== alpha ==
Design top, start of the top module:
module top(
    input clk, rst,
    input [3:0] key_in,
    output [6:0] seg,
    output [7:0] sel,
    output reg [2:0] led, sel_led,
    output buz
);
    wire [2:0] key_val;
    localparam  S1 = 3'd1,
                S2 = 3'd2,
                S3 = 3'd3,
                S4 = 3'd4;
    key u_key(
        .clk(clk),
        .rst(rst),
        .key_in(key_in),
        .key_val(key_val)
    );
    reg [20:0] data_to_show;
    seg u_seg(
        .clk(clk),
        .rst(rst),
        .seg(seg),
        .sel(sel),
        .data(data_to_show)
    );
    wire [20:0] data_clock, data_stopwatch, data_timer;
    wire [2:0] led_clock, led_timer;
    wire [2:0] key_val_clock, key_val_stopwatch, key_val_timer;
    reg [1:0] current_state, next_state;
    localparam  CLOCK       = 2'b00,
                STOPWATCH   = 2'b01,
                TIMER       = 2'b11;
    assign key_val_clock = (current_state == CLOCK) ? key_val : 3'd0;
    assign key_val_stopwatch = (current_state == STOPWATCH) ? key_val : 3'd0;
    assign key_val_timer = (current_state == TIMER) ? key_val : 3'd0;
    clock u_clock (
        .clk(clk),
        .rst(rst),
        .key_val(key_val_clock),
        .data(data_clock),
        .led(led_clock)
    );
    stopwatch u_stopwatch (
        .clk(clk),
        .rst(rst),
        .key_val(key_val_stopwatch),
        .data(data_stopwatch)
    );
    timer u_timer (
        .clk(clk),
        .rst(rst),
        .key_val(key_val_timer),
        .data(data_timer),
        .led(led_timer),
        .buz(buz)
    );
    always @(posedge clk or negedge rst) begin
        if (!rst) begin
            current_state <= CLOCK;
        end else begin
            current_state <= next_state;
        end
    end
    always @(*) begin
        next_state = current_state;
        case (current_state)
            CLOCK: begin
                if (key_val == S1) begin
                    next_state = STOPWATCH;
                end else begin
                    next_state = CLOCK;
                end
            end
            STOPWATCH: begin
                if (key_val == S1) begin
                    next_state = TIMER;
  ...
clock: 9.7 ns
lec_check: 0
cap_margin: 0
cell_pad_in_sites_global_placement: 0
core_margin: 5
core_utilization: 68
cts_cluster_size: 17
hold_slack_margin: 0.14
max_routing_layer: met5
min_routing_layer: met1
setup_slack_margin: 1.66
slew_margin: 20
run.sh (not shown) runs the stock make flow with config.mk's settings and CLKGATE_MAP_FILE=.
Input changes introduced in beta (baseline for comparison: alpha):
- a deleted HOLD_SLACK_MARGIN that had been 0.14
- a deleted SETUP_SLACK_MARGIN that had been 1.66
- a change of CORE_UTILIZATION from 68 to 72
- a change of CORE_MARGIN from 5 to 2
- a change of the clock period (ns, I/O delays scaled along) from 9.7 to 4.72
beta: complete, dirty (negative setup slack). On beta: overall routing resource usage is 12 points higher than what alpha gave. Global-route wire length before repair (alpha / beta): 0.830. On critical path depth, the higher figure sits with beta, not alpha. Comparing alpha and beta, net total in the final layout is higher on beta. Diff alpha..beta | number of sinks driven by the clock tree | unchanged. Share of the core filled by cells before placement: beta vs alpha up 5.5 points. beta reports a lower data required time at the worst endpoint than alpha does. In the flow results for alpha and beta, the vertical extent of the die is smaller on beta.
diff inputs: beta => gamma
- an added PLACE_DENSITY_LB_ADDON of 0.07
- a change of CTS_CLUSTER_SIZE from 17 to 45
- an added HOLD_SLACK_MARGIN of 0.3
- an added ABC_AREA of 1
- an added SETUP_SLACK_MARGIN of 1.38
[summary]
Finished, but not clean: gamma, with negative setup slack.
gamma reports a lower sum of buffers and inverters on the critical path than beta does.
[compare] base=beta new=gamma: pin count of the biggest net entering global routing now sits higher, signed area change from the synthesized netlist to the final layout went down 3.3 points, final standard cell utilization of the core fell 3.0 points.
For delta, these inputs were changed with respect to gamma:
- PLACE_DENSITY_LB_ADDON removed (was 0.07)
- SETUP_SLACK_MARGIN removed (was 1.38)
- CTS_CLUSTER_SIZE changed from 45 to 17
- CORE_UTILIZATION changed from 72 to 65
- ABC_AREA removed (was 1)
- CELL_PAD_IN_SITES_GLOBAL_PLACEMENT changed from 0 to 1
- the clock period (ns, I/O delays scaled along) changed from 4.72 to 5.68
### Flow results
Both conditions hold for delta: the flow ran to the end and the final layout passed the timing, DRC and antenna checks.
Number of cells on the critical path ends up lower on delta.
Of the two values seen for endpoint of the most critical setup path, seg[2] was produced by gamma and seg[0] by delta.
[compare] base=gamma new=delta: share of total power in the clock network fell by 1.3 points; post-route worst setup slack rose by 1.39 ns; HPWL after detailed placement fell by 780 µm; fraction of power spent switching nets rose by 0.58 points; number of slew-limit violations in the final report stayed essentially flat.
> inputs changed (delta -> epsilon)
- MAX_ROUTING_LAYER removed (was met5)
- CAP_MARGIN changed from 0 to 20
- CELL_PAD_IN_SITES_GLOBAL_PLACEMENT removed (was 1)
- CORE_UTILIZATION changed from 65 to 72
- HOLD_SLACK_MARGIN removed (was 0.3)
- MIN_ROUTING_LAYER removed (was met1)
- CTS_CLUSTER_SIZE removed (was 17)
- the clock period (ns, I/O delays scaled along) changed from 5.68 to 7.99
### Flow results
epsilon completed; timing, DRC and antenna clean
delta | stages: all done | timing, DRC, antenna: all pass
Diff epsilon and delta: non-clock buffer total of the final layout lower in epsilon
delta ended up with seg[0] as its worst setup path endpoint; epsilon ended up with seg[4].
| sequential share of layout area | lower: delta |
When epsilon is measured against delta, its required time reported for the critical path endpoint turns out 1.85 ns higher.

---

Setup of lane 1:
Starting RTL as in the previous note.
export LEC_CHECK = 0
export ABC_AREA = 1
export CAP_MARGIN = 20
export CORE_ASPECT_RATIO = 0.92
export CORE_MARGIN = 2
export CORE_UTILIZATION = 72
export CTS_CLUSTER_DIAMETER = 199
export CTS_CLUSTER_SIZE = 40
export PLACE_DENSITY_LB_ADDON = 0.14
export SETUP_SLACK_MARGIN = 1.43
export SLEW_MARGIN = 20
create_clock -name core_clock -period 4.81 [get_ports {clk}]
Status lane 1: flow complete, layout not clean - setup timing
Modified inputs, lane 2 compared to lane 1
Settings: a deleted PLACE_DENSITY_LB_ADDON that had been 0.14; a deleted SETUP_SLACK_MARGIN that had been 1.43; a deleted ABC_AREA that had been 1; a change of CORE_UTILIZATION from 72 to 49; a deleted CTS_CLUSTER_DIAMETER that had been 199; a deleted CORE_ASPECT_RATIO that had been 0.92; a deleted CTS_CLUSTER_SIZE that had been 40; a change of the clock period (ns, I/O delays scaled along) from 4.81 to 7.99.
--- outcome ---
- Going from lane 1 to lane 2, setup slack after layout grew by 1.44 ns; count of routing violations after the opening detailed-route iteration shrank by 834; combinational gate area grew by 250 um2; sequential cell area in the final layout held steady; sequential fraction of the synthesis area shrank by 0.76 points.
- Higher flip-flop and latch share of the layout cell area among lane 1 and lane 2: lane 2
- Lane 2: full flow OK, the timing, DRC and antenna checks passed
- Taking lane 1 as the reference, in lane 2 accumulated negative setup slack now sits higher, mux share of post-synthesis cell area increased by 3.1 points relative to the old numbers, chip area went up about 50%, average size of a mapped cell now larger.
Power is estimated from default activity; no workload was simulated.
